## wip/umber
==> flow/design.v (excerpt) <==
module System(
	clk,
	rst,
	mbed,
	select,
	GreenBlueServoOut,
	RedServoOut,
	BinRecycleServoOut,
	RedBlueServoOut,
	GreenOtherServoOut,
	dispenseBlueLED,
	dispenseComplete,
	dispenseGreenLED,
	dispenseRedLED,
	mainState,
	mbedOutput,
	results,
	sortBlueLED,
	sortComplete,
	sortGreenLED,
	sortRedLED
);
==> flow/config.mk <==
export PLATFORM = sky130hd
export DESIGN_NAME = System
export DESIGN_NICKNAME = System
export VERILOG_FILES = /design/flow/design.v
export SDC_FILE = /design/flow/constraint.sdc
export NUM_CORES = 4
export LEC_CHECK = 0
export ABC_AREA = 1
export CAP_MARGIN = 30
export CELL_PAD_IN_SITES_DETAIL_PLACEMENT = 2
export CORE_ASPECT_RATIO = 1.76
export CORE_MARGIN = 2
export CORE_UTILIZATION = 40
export CTS_CLUSTER_DIAMETER = 284
export MAX_ROUTING_LAYER = met5
export SLEW_MARGIN = 20
==> flow/constraint.sdc <==
create_clock -name core_clock -period 4.36 [get_ports {clk}]
set_input_delay 0.8720 -clock core_clock [delete_from_list [all_inputs] [get_ports {clk}]]
set_output_delay 0.8720 -clock core_clock [all_outputs]
set_load 0.01 [all_outputs]
run.sh (not shown) runs the stock make flow with config.mk's settings and CLKGATE_MAP_FILE=.
--- input diff wip/umber..wip/harbor ---
Settings: removing CELL_PAD_IN_SITES_DETAIL_PLACEMENT (formerly 2); setting HOLD_SLACK_MARGIN to 0.2 for the first time; changing MAX_ROUTING_LAYER from met5 to met4; changing CTS_CLUSTER_DIAMETER from 284 to 299.
Results
Per the comparison of wip/harbor with wip/umber, total power shows a reduction of about 9%, cell area decreased 0.65%, post-layout instance count excluding filler cells did not really move, share of the core filled with cells in the final layout saw a decrease, synthesis-to-finish area growth moved down.
Compared with wip/umber, wip/harbor shows share of the clock period used by the worst path after layout lower by 4.4 points.
Main power-consuming group: registers -> wip/harbor, clock -> wip/umber
Modified inputs, wip/tundra compared to wip/harbor
Settings: removing CORE_ASPECT_RATIO (formerly 1.76); changing CORE_UTILIZATION from 40 to 68; changing CAP_MARGIN from 30 to 20; removing ABC_AREA (formerly 1); removing CTS_CLUSTER_DIAMETER (formerly 299); removing HOLD_SLACK_MARGIN (formerly 0.2); removing MAX_ROUTING_LAYER (formerly met4); changing the clock period (ns, I/O delays scaled along) from 4.36 to 7.93.
## What came out
- Against wip/harbor, wip/tundra comes in 1 lower on number of logic stages on the critical path including buffering.
- Diff wip/harbor and wip/tundra: layout filler cell count lower in wip/tundra
- [compare] base=wip/harbor new=wip/tundra: simple logic cell fraction of the synthesized area moved down, total chip power shows a reduction of 47%.
- Die size: wip/tundra is under wip/harbor
- Share of the synthesized netlist area taken by xor and xnor gates (lower): wip/harbor
- Share of power burned in combinational logic on wip/tundra is down relative to wip/harbor.
Inputs modified between wip/tundra and wip/garnet:
Settings: changing CORE_UTILIZATION from 68 to 35; changing the clock period (ns, I/O delays scaled along) from 7.93 to 5.68.
--- outcome ---
- wip/garnet: PASS, flow complete, no timing, DRC or antenna violations
- Relative to wip/tundra, utilization has decreased by 37 points in wip/garnet.
- On setup slack at placement: wip/garnet sits below wip/tundra.
- Between wip/garnet and wip/tundra, the synthesis-to-layout area growth is higher for wip/garnet.
- The run with more routed wire is wip/garnet, not wip/tundra.
- Between wip/tundra and wip/garnet, wire length per cell after detailed routing decreased.
- On clock power share, the higher figure sits with wip/garnet, not wip/tundra.
- Placer congestion estimate delta for wip/garnet relative to wip/tundra: 4.3% lower
- Final cell count without fillers in wip/garnet is 344 above wip/tundra.
- Lower non-clock buffer total of the final layout among wip/garnet and wip/tundra: wip/tundra
- In the tables for wip/garnet and wip/tundra, clock-buffer cell count reads lower with wip/tundra.
- | total track usage | lower: wip/garnet |
Setup changes, wip/garnet to wip/violet
Settings: ABC_AREA newly set to 1; CORE_UTILIZATION changed from 35 to 71; the clock period (ns, I/O delays scaled along) changed from 5.68 to 7.29.
Results
Between wip/garnet and wip/violet, via count increased. Of wip/violet and wip/garnet, it is wip/violet that has the lower xor and xnor area share after synthesis. Changes observed in wip/violet relative to wip/garnet: worst hold-check slack decreased by 35 ps relative to the old numbers; number of nets at floorplan increased by 562 relative to the old numbers. In the reports for wip/violet and wip/garnet, the smaller register fraction of the total cell area belongs to wip/violet. The number of placed cells counting well taps in wip/violet is 1.09 times that in wip/garnet. wip/violet against wip/garnet: cell count of the worst reg-to-reg path -1; total chip power has decreased; worst setup slack has increased; static leakage has increased; worst-case setup slack after placement went up.

## job 2048
Starting RTL as in the previous note.
Settings: LEC_CHECK=0, CAP_MARGIN=20, CORE_MARGIN=2, CORE_UTILIZATION=72, CTS_CLUSTER_DIAMETER=25, CTS_CLUSTER_SIZE=11, PLACE_DENSITY_LB_ADDON=0.14, SETUP_SLACK_MARGIN=0.93, SLEW_MARGIN=20; clock period 3.17 ns.
#### Input delta (job 2575 over job 2048)
- setting ABC_AREA to 1 for the first time
- removing PLACE_DENSITY_LB_ADDON (formerly 0.14)
- removing CTS_CLUSTER_SIZE (formerly 11)
- removing CTS_CLUSTER_DIAMETER (formerly 25)
- removing SETUP_SLACK_MARGIN (formerly 0.93)
- changing the clock period (ns, I/O delays scaled along) from 3.17 to 5.27
==> results <==
The estimated power of job 2575 ends up lower than the estimate for job 2048.
Wire length of the first global-routing pass is lower on job 2575
Job 2048 → job 2575: share of power burned in the clock network moved down; area fraction in full adders, half adders and majority gates moved down.
[inputs] job 5373 vs job 2575
- a change of CORE_UTILIZATION from 72 to 40
- a deleted ABC_AREA that had been 1
- a change of the clock period (ns, I/O delays scaled along) from 5.27 to 6.97
--- outcome ---
Job 5373 did not stop at any stage, and its layout met the timing, DRC and antenna checks.
Synthesized cell count (lower): job 5373
Area: job 5373 vs job 2575 -> job 5373 smaller
Job 5373 packs its core looser than job 2575.
Min combinational cell power across job 5373 and job 2575: job 5373
Compared with job 2575, in job 5373 area of the placeable core grew by 0.018 mm²; fraction of met1 tracks used by global routing decreased 14 points; pin count of the biggest net entering global routing up 9; register-to-register setup slack up 1.56 ns; power down 23%.
Per the comparison of job 5373 with job 2575, global-route usage decreased 13 points; internal power of the cells went down by about 22%.
## Diff of input files: job 4358 against job 5373
- CORE_UTILIZATION changed from 40 to 72
- SETUP_SLACK_MARGIN newly set to 0.59
- the clock period (ns, I/O delays scaled along) changed from 6.97 to 3.42
Findings:
b2v_inst2.state[1] as the start point of the critical path was reported by job 4358, and select[0] by job 5373. Run comparison: job 5373 capture point of the critical path mbedOutput[0]; job 4358 capture point of the critical path mainState[1]. Going from job 5373 to job 4358, via density per instance grew by more than 10%. Job 5373 → job 4358: width of the die lower; buffer count excluding the clock tree in the final layout has increased; number of stages on the worst hold path down 1; overall power consumption climbed 0.0050 W. Setup WNS job 5373 -> job 4358: worse. Summary: final wirelength, job 4358 worse than job 5373.
Power is estimated from default activity; no workload was simulated.
